// scr_search
module scr_search(clk,rst,start,R_fixed,angle1,adder,error,X,Y,done
    );
==> flow/config.mk <==
export PLATFORM = sky130hd
export DESIGN_NAME = scr_search
export DESIGN_NICKNAME = scr_search
export VERILOG_FILES = /design/flow/design.v
export SDC_FILE = /design/flow/constraint.sdc
export NUM_CORES = 4
export LEC_CHECK = 0
export CAP_MARGIN = 20
export CELL_PAD_IN_SITES_DETAIL_PLACEMENT = 0
export CELL_PAD_IN_SITES_GLOBAL_PLACEMENT = 0
export CORE_ASPECT_RATIO = 0.72
export CORE_MARGIN = 2
export CORE_UTILIZATION = 72
export CTS_CLUSTER_DIAMETER = 43
export CTS_CLUSTER_SIZE = 37
export GPL_ROUTABILITY_DRIVEN = 1
export GPL_TIMING_DRIVEN = 0
export HOLD_SLACK_MARGIN = -0.09
export MAX_ROUTING_LAYER = met4
export PLACE_DENSITY_LB_ADDON = 0.04
export SETUP_SLACK_MARGIN = 1.11
export SLEW_MARGIN = 0
==> flow/constraint.sdc <==
create_clock -name core_clock -period 9.86 [get_ports {clk}]
set_input_delay 1.9720 -clock core_clock [delete_from_list [all_inputs] [get_ports {clk}]]
set_output_delay 1.9720 -clock core_clock [all_outputs]
set_load 0.01 [all_outputs]
run.sh (not shown) runs the stock make flow with config.mk's settings and CLKGATE_MAP_FILE=.
The starting point ended with an error in 5_1_grt.
Change:
Settings changed: ABC_AREA set to 1, CELL_PAD_IN_SITES_DETAIL_PLACEMENT 0 to unset, CELL_PAD_IN_SITES_GLOBAL_PLACEMENT 0 to unset, CORE_ASPECT_RATIO 0.72 to unset, CTS_CLUSTER_DIAMETER 43 to unset, CTS_CLUSTER_SIZE 37 to unset, GPL_ROUTABILITY_DRIVEN 1 to unset, GPL_TIMING_DRIVEN 0 to unset, HOLD_SLACK_MARGIN -0.09 to unset, MAX_ROUTING_LAYER met4 to unset, PLACE_DENSITY set to 0.45, PLACE_DENSITY_LB_ADDON 0.04 to unset, SETUP_SLACK_MARGIN 1.11 to unset, SLEW_MARGIN 0 to 20.
Clock period 9.86 ns to 4.29 ns, I/O delays scaled along.
Effect: This time the run did not get past 3_5_place_dp with DPL-0038. Synthesized area shrinks by a few percent. Synthesized cell count goes up by about a fifth. Die area shrinks by a few percent.
Change:
Settings changed: ABC_AREA 1 to unset, CORE_UTILIZATION 72 to 39, TNS_END_PERCENT set to 10.
Clock period 4.29 ns to 7.49 ns, I/O delays scaled along.
After rerunning: This time the run ran to the end with violations: negative setup slack. Area after synthesis increases by 4.0%. Die area went up by 89%. Synthesized cell count fell by 17%.
Change:
Settings changed: CORE_UTILIZATION 39 to 25, TNS_END_PERCENT 10 to unset.
Clock period 7.49 ns to 12.0 ns, I/O delays scaled along.
Effect: Now the flow passed the timing, DRC and antenna checks. Sequential cell count does not change. Register-to-register slack improves by 2.0 ns. Design area went down by a quarter to a third. Routed wire length went up by roughly a tenth. Total power went down by well over a third. Clock-buffer cell count grows by 1.
Change:
Settings changed: CORE_UTILIZATION 25 to 40, GPL_TIMING_DRIVEN set to 0, MAX_ROUTING_LAYER set to met4, PLACE_DENSITY 0.45 to 0.75, SETUP_SLACK_MARGIN set to 1.13, TNS_END_PERCENT set to 45.
After rerunning:
- Now the flow produced a layout that fails on max-capacitance violations, max-slew violations
- routed wire length drops by 6.8%
- sequential power decreases by about 6%
- fmax went up by 2.1%
- final cell count falls by 6.4%
- synthesized area does not change
- power climbs by 0.97%
- clock skew hardly moves
- setup slack improves by 0.23 ns
- critical path depth goes up by 3

Starting RTL as in the previous note.
export LEC_CHECK = 0
export CAP_MARGIN = 20
export CORE_MARGIN = 2
export CORE_UTILIZATION = 70
export CTS_CLUSTER_DIAMETER = 331
export CTS_CLUSTER_SIZE = 85
export GPL_TIMING_DRIVEN = 0
export MAX_ROUTING_LAYER = met4
export MIN_ROUTING_LAYER = met1
export PLACE_DENSITY_LB_ADDON = 0.17
export SETUP_SLACK_MARGIN = -0.32
export SLEW_MARGIN = 20
create_clock -name core_clock -period 6.32 [get_ports {clk}]
The starting point ended with an error in 5_1_grt with GRT-0116.
==> next run, changes <==
Settings changed: CORE_UTILIZATION 70 to 58, CTS_CLUSTER_DIAMETER 331 to unset, CTS_CLUSTER_SIZE 85 to unset, GPL_TIMING_DRIVEN 0 to unset, MAX_ROUTING_LAYER met4 to unset, MIN_ROUTING_LAYER met1 to unset, PLACE_DENSITY_LB_ADDON 0.17 to unset, SETUP_SLACK_MARGIN -0.32 to unset.
Clock period 6.32 ns to 8.15 ns, I/O delays scaled along.
The changed run stopped in 5_1_grt on GRT-0116.
Die size climbs by 20%.
Synthesized area does not change.
Synthesized cell count does not change.
==> next run, changes <==
Settings changed: CORE_UTILIZATION 58 to 55, SETUP_SLACK_MARGIN set to -0.11.
Clock period 8.15 ns to 6.3 ns, I/O delays scaled along.
The new run never finished: it broke off in 5_1_grt.
Synthesized area is unchanged.
Synthesized cell count stays the same.
Die size is higher by 5.3%.
==> next run, changes <==
Settings changed: CORE_UTILIZATION 55 to 25, PLACE_DENSITY set to 0.45, SETUP_SLACK_MARGIN -0.11 to unset.
Clock period 6.3 ns to 11.3 ns, I/O delays scaled along.
The new run passed the timing, DRC and antenna checks.
Area after synthesis does not change.
Die size is higher by 120%.
Synthesized cell count stays the same.

== pine ==
scr_search again, from the RTL that the note above started with.
export LEC_CHECK = 0
export CAP_MARGIN = 20
export CELL_PAD_IN_SITES_DETAIL_PLACEMENT = 0
export CELL_PAD_IN_SITES_GLOBAL_PLACEMENT = 2
export CORE_ASPECT_RATIO = 1.8
export CORE_MARGIN = 2
export CORE_UTILIZATION = 32
export GPL_ROUTABILITY_DRIVEN = 0
export MAX_ROUTING_LAYER = met5
export PLACE_DENSITY_LB_ADDON = 0.04
export SETUP_SLACK_MARGIN = 0.17
export SLEW_MARGIN = 0
create_clock -name core_clock -period 6.58 [get_ports {clk}]
pine is listed as incomplete: the tool reported an error in global routing (5_1_grt) and the run ended there.
#### Input delta (cedar over pine)
- changing CORE_UTILIZATION from 32 to 25
- changing CELL_PAD_IN_SITES_DETAIL_PLACEMENT from 0 to 2
- changing CORE_ASPECT_RATIO from 1.8 to 0.72
Notes after the runs:
In cedar the implementation ran to completion but is not tape-out ready, as the final checks report setup timing.
Re post-synthesis compound-gate area fraction: no difference whatsoever between pine and cedar.
Summary of the comparison: starting utilization of the core area is lower in cedar, relative to pine.
In the metrics for pine and cedar, the one carrying the lower area of placed instances is cedar.
The area after synthesis was comparable across pine and cedar.
Summary of the comparison: vertical die size is lower in cedar, relative to pine.
Relative to pine, number of buffers inserted to repair setup after CTS decreased by 7 in cedar.
Measured against each other, pine and cedar differ in die area, the lower figure coming from pine.

== tundra ==
scr_search again, from the RTL that the note above started with.
==> flow/design.v (excerpt) <==
module scr_search(clk,rst,start,R_fixed,angle1,adder,error,X,Y,done
    );
clock: 11.1 ns
lec_check: 0
abc_area: 1
cap_margin: 5
core_aspect_ratio: 0.92
core_margin: 5
core_utilization: 52
cts_cluster_diameter: 351
gpl_routability_driven: 0
gpl_timing_driven: 1
min_routing_layer: met2
place_density: 0.45
slew_margin: 40
tns_end_percent: 15
Flow for tundra halted at 5_1_grt, error code GRT-0116.
## Diff of input files: raven against tundra
Settings: CORE_UTILIZATION now 44, was 52; TNS_END_PERCENT no longer set, was 15; MIN_ROUTING_LAYER no longer set, was met2; CTS_CLUSTER_DIAMETER no longer set, was 351; SLEW_MARGIN now 20, was 40; GPL_ROUTABILITY_DRIVEN no longer set, was 0; GPL_TIMING_DRIVEN no longer set, was 1; CORE_ASPECT_RATIO no longer set, was 0.92; CORE_MARGIN now 2, was 5; CAP_MARGIN now 20, was 5; the clock period (ns, I/O delays scaled along) now 8.24, was 11.1.
## What came out
Across tundra and raven, a clean result was obtained everywhere but in tundra. Die boundary width in raven vs tundra: up 0.63 µm. Diff raven..tundra | async set or reset register ratio after synthesis | unchanged. For number of buffers inserted by post-CTS setup repair, tundra and raven come out practically identical. Comparing standard-cell row count for raven and tundra, the bigger number came from raven. Sort raven and tundra by placeable core region asc -> top: tundra. tundra → raven: half-perimeter wire length after placement higher; overall chip area went up; worst-case setup slack after placement lower. tundra -> raven: count of distinct cell types in the synthesized netlist delta 0, exact match. Synthesized area: raven vs tundra — no meaningful difference. Floorplan die height came out higher on raven than on tundra.
Changes in amber relative to raven:
Settings: SETUP_SLACK_MARGIN now 0.53, previously not set; CORE_UTILIZATION now 25, was 44; ABC_AREA no longer set, was 1; the clock period (ns, I/O delays scaled along) now 11.3, was 8.24.
==> results <==
Routed wire length, amber and raven: larger value in amber. Top fanout value on the critical path (amber vs. raven) increases by more than a quarter. Core footprint ends up lower on raven. Looking at critical path startpoint, the count[1] result is from raven; the count[0] one comes from amber. Looking at share of synthesized cell area in and-or and or-and compound cells, amber sits 28 points higher than raven does.
Inputs modified between amber and sierra:
Settings: swapping 25 for 48 in CORE_UTILIZATION; swapping 0.53 for -0.58 in SETUP_SLACK_MARGIN; swapping 11.3 for 6.35 in the clock period (ns, I/O delays scaled along).
--- outcome ---
Of amber and sierra, just one finished clean: amber.
sierra: die size is about 50% lower than what amber reported.
Minimum setup slack after placement: sierra vs amber down 3.29 ns
As far as share of synthesized cell area in and-or and or-and compound cells goes, amber and sierra are indistinguishable; the numbers are identical.
Looking only at floorplan core area, and setting everything else aside, the lower value of amber and sierra goes to sierra.
Sort amber and sierra by count of buffers added by post-CTS timing repair for setup desc -> top: sierra

Starting RTL as in the previous note.
make LEC_CHECK=0 ABC_AREA=1 CAP_MARGIN=20 CELL_PAD_IN_SITES_GLOBAL_PLACEMENT=1 CORE_MARGIN=2 CORE_UTILIZATION=16 CTS_CLUSTER_DIAMETER=282 CTS_CLUSTER_SIZE=98 PLACE_DENSITY_LB_ADDON=0.3 SETUP_SLACK_MARGIN=2.88 SLEW_MARGIN=20 TNS_END_PERCENT=10 finish   # period 12.0 ns
Then changed:
- CORE_UTILIZATION: 16 -> 18
- SETUP_SLACK_MARGIN: 2.88 -> unset
=> Worst hold slack is worse by 0.022 ns. Utilization climbs by 2.2 points. Total power came out lower by 1.5%. Worst setup slack loses 0.50 ns.
Then changed:
- CELL_PAD_IN_SITES_GLOBAL_PLACEMENT: 1 -> unset
- CORE_UTILIZATION: 18 -> 72
- CTS_CLUSTER_DIAMETER: 282 -> unset
- PLACE_DENSITY: unset -> 0.37
- PLACE_DENSITY_LB_ADDON: 0.3 -> unset
- TNS_END_PERCENT: 10 -> unset
- clock period: 12.0 -> 2.63 ns (I/O delays scaled with it)
=>
- Now the flow aborted during detailed placement on DPL-0038
- die area came out lower by 74%
- synthesized area stays the same
- synthesized cell count stays the same
Then changed:
- CORE_UTILIZATION: 72 -> 64
- CTS_CLUSTER_SIZE: 98 -> unset
- PLACE_DENSITY: 0.37 -> 0.45
Result: The changed run died in detailed placement (DPL-0038). Synthesized area does not change. Synthesized cell count is unchanged. Die area rises by 12%.

## run A
scr_search again, from the RTL that the note above started with.
// scr_search
module scr_search(clk,rst,start,R_fixed,angle1,adder,error,X,Y,done
    );
wire [13:0] R_LUT[255:0];
wire [13:0] tan_LUT[255:0];
wire [3:0] adder_LUT[255:0];
wire [13:0] sind_LUT[19:0];
assign sind_LUT[0]=14'b00000001001001;
assign sind_LUT[1]=14'b00000001010000;
assign sind_LUT[2]=14'b00000001011000;
assign sind_LUT[3]=14'b00000001011111;
assign sind_LUT[4]=14'b00000001100110;
assign sind_LUT[5]=14'b00000001101110;
assign sind_LUT[6]=14'b00000001110101;
assign sind_LUT[7]=14'b00000001111100;
assign sind_LUT[8]=14'b00000010000100;
assign sind_LUT[9]=14'b00000010001011;
assign sind_LUT[10]=14'b00000010010010;
assign sind_LUT[11]=14'b00000010011010;
assign sind_LUT[12]=14'b00000010100001;
assign sind_LUT[13]=14'b00000010101000;
assign sind_LUT[14]=14'b00000010110000;
assign sind_LUT[15]=14'b00000010110111;
assign sind_LUT[16]=14'b00000010111110;
assign sind_LUT[17]=14'b00000011000110;
assign sind_LUT[18]=14'b00000011001101;
assign sind_LUT[19]=14'b00000011010100;
assign R_LUT[0]=14'b000000000000000;
assign R_LUT[1]=14'b000000010000000;
assign R_LUT[2]=14'b000000100000000;
assign R_LUT[3]=14'b000000110000000;
assign R_LUT[4]=14'b000001000000000;
assign R_LUT[5]=14'b000001010000000;
assign R_LUT[6]=14'b000001100000000;
assign R_LUT[7]=14'b000001110000000;
assign R_LUT[8]=14'b000010000000000;
assign R_LUT[9]=14'b000010010000000;
  ...
Settings: LEC_CHECK=0, CAP_MARGIN=20, CELL_PAD_IN_SITES_DETAIL_PLACEMENT=0, CELL_PAD_IN_SITES_GLOBAL_PLACEMENT=2, CORE_ASPECT_RATIO=0.7, CORE_MARGIN=2, CORE_UTILIZATION=25, GPL_ROUTABILITY_DRIVEN=0, GPL_TIMING_DRIVEN=0, MAX_ROUTING_LAYER=met4, SETUP_SLACK_MARGIN=-0.81, SLEW_MARGIN=0, TNS_END_PERCENT=25; clock period 14.1 ns.
Input-level comparison between run B and run A:
# run A
export LEC_CHECK = 0
export CAP_MARGIN = 20
export CELL_PAD_IN_SITES_DETAIL_PLACEMENT = 0
export CELL_PAD_IN_SITES_GLOBAL_PLACEMENT = 2
export CORE_ASPECT_RATIO = 0.7
export CORE_MARGIN = 2
export CORE_UTILIZATION = 25
export GPL_ROUTABILITY_DRIVEN = 0
export GPL_TIMING_DRIVEN = 0
export MAX_ROUTING_LAYER = met4
export SETUP_SLACK_MARGIN = -0.81
export SLEW_MARGIN = 0
export TNS_END_PERCENT = 25
create_clock -name core_clock -period 14.1 [get_ports {clk}]
# run B
export LEC_CHECK = 0
export CAP_MARGIN = 20
export CORE_MARGIN = 2
export CORE_UTILIZATION = 10
export PLACE_DENSITY = 0.45
export SLEW_MARGIN = 20
create_clock -name core_clock -period 15.7 [get_ports {clk}]
[summary]
- Between run B and run A, number of placement rows is higher for run B, run A comes in under that.
- Re maximum number of pins on one net before global-route repair: run B is 29 up on run A.
- Die size on run B is up relative to run A.
- In run B the clock period minus worst slack turned out 1.15 ns lower than in run A.
- Summed standard-cell area reported by yosys: run A vs run B identical
- Combinational gate area: run B and run A compared, lower one is run A
- Run A → run B: number of signal-net buffers in the layout lost 99; total power lost about 13%; synthesized cell area neither gained nor lost much; total routing resource utilization after global routing lost 23 points.
- Higher utilization among run B and run A: run A
The following lists how run C was set up differently from run B:
# run B
export LEC_CHECK = 0
export CAP_MARGIN = 20
export CORE_MARGIN = 2
export CORE_UTILIZATION = 10
export PLACE_DENSITY = 0.45
export SLEW_MARGIN = 20
create_clock -name core_clock -period 15.7 [get_ports {clk}]
# run C
export LEC_CHECK = 0
export CAP_MARGIN = 20
export CORE_MARGIN = 2
export CORE_UTILIZATION = 58
export SLEW_MARGIN = 20
create_clock -name core_clock -period 8.11 [get_ports {clk}]
==> results <==
- As far as synthesized cell count goes, run B and run C are indistinguishable; the numbers are identical.
- Run C did not make it past 5_1_grt, where a tool error ended it.
- Run C vs. run B: multiplexer share of the synthesized area was more or less identical, die boundary height went down by 200 µm, simple-gate share of the synthesized area was more or less identical, post-CTS setup-driven buffer insertion count went up by 47, hold buffer count at cts was more or less identical.
- Going from run B to run C, effective utilization at floorplan grows by 49 points.
- Taking run C over run B, the placement-stage cell area ratio works out to 1.10.
- In terms of share of the synthesized netlist area taken by xor and xnor gates, run B and run C differ only marginally.
- Area of the core (higher): run B
- Die area | run C < run B
Edits applied to the flow inputs when going from run C to run D:
# run C
export LEC_CHECK = 0
export CAP_MARGIN = 20
export CORE_MARGIN = 2
export CORE_UTILIZATION = 58
export SLEW_MARGIN = 20
create_clock -name core_clock -period 8.11 [get_ports {clk}]
# run D
export LEC_CHECK = 0
export CAP_MARGIN = 20
export CORE_MARGIN = 2
export CORE_UTILIZATION = 27
export PLACE_DENSITY = 0.45
export SLEW_MARGIN = 20
create_clock -name core_clock -period 11.3 [get_ports {clk}]
==> results <==
Changes observed in run D relative to run C: sequential-to-total area share from yosys stat essentially unchanged, total setup buffers inserted after CTS now sits lower, global placer's final weighted congestion now sits lower, synthesized-area fraction occupied by xor and xnor cells comparable, number of gates resized after cts shrank by 144.
The remaining runs in run C and run D completed every stage, whereas run C halted early.
Of run D and run C, it is run D that has the higher chip footprint.
Power figures rest on the tool's default switching activity, not on a simulated workload.
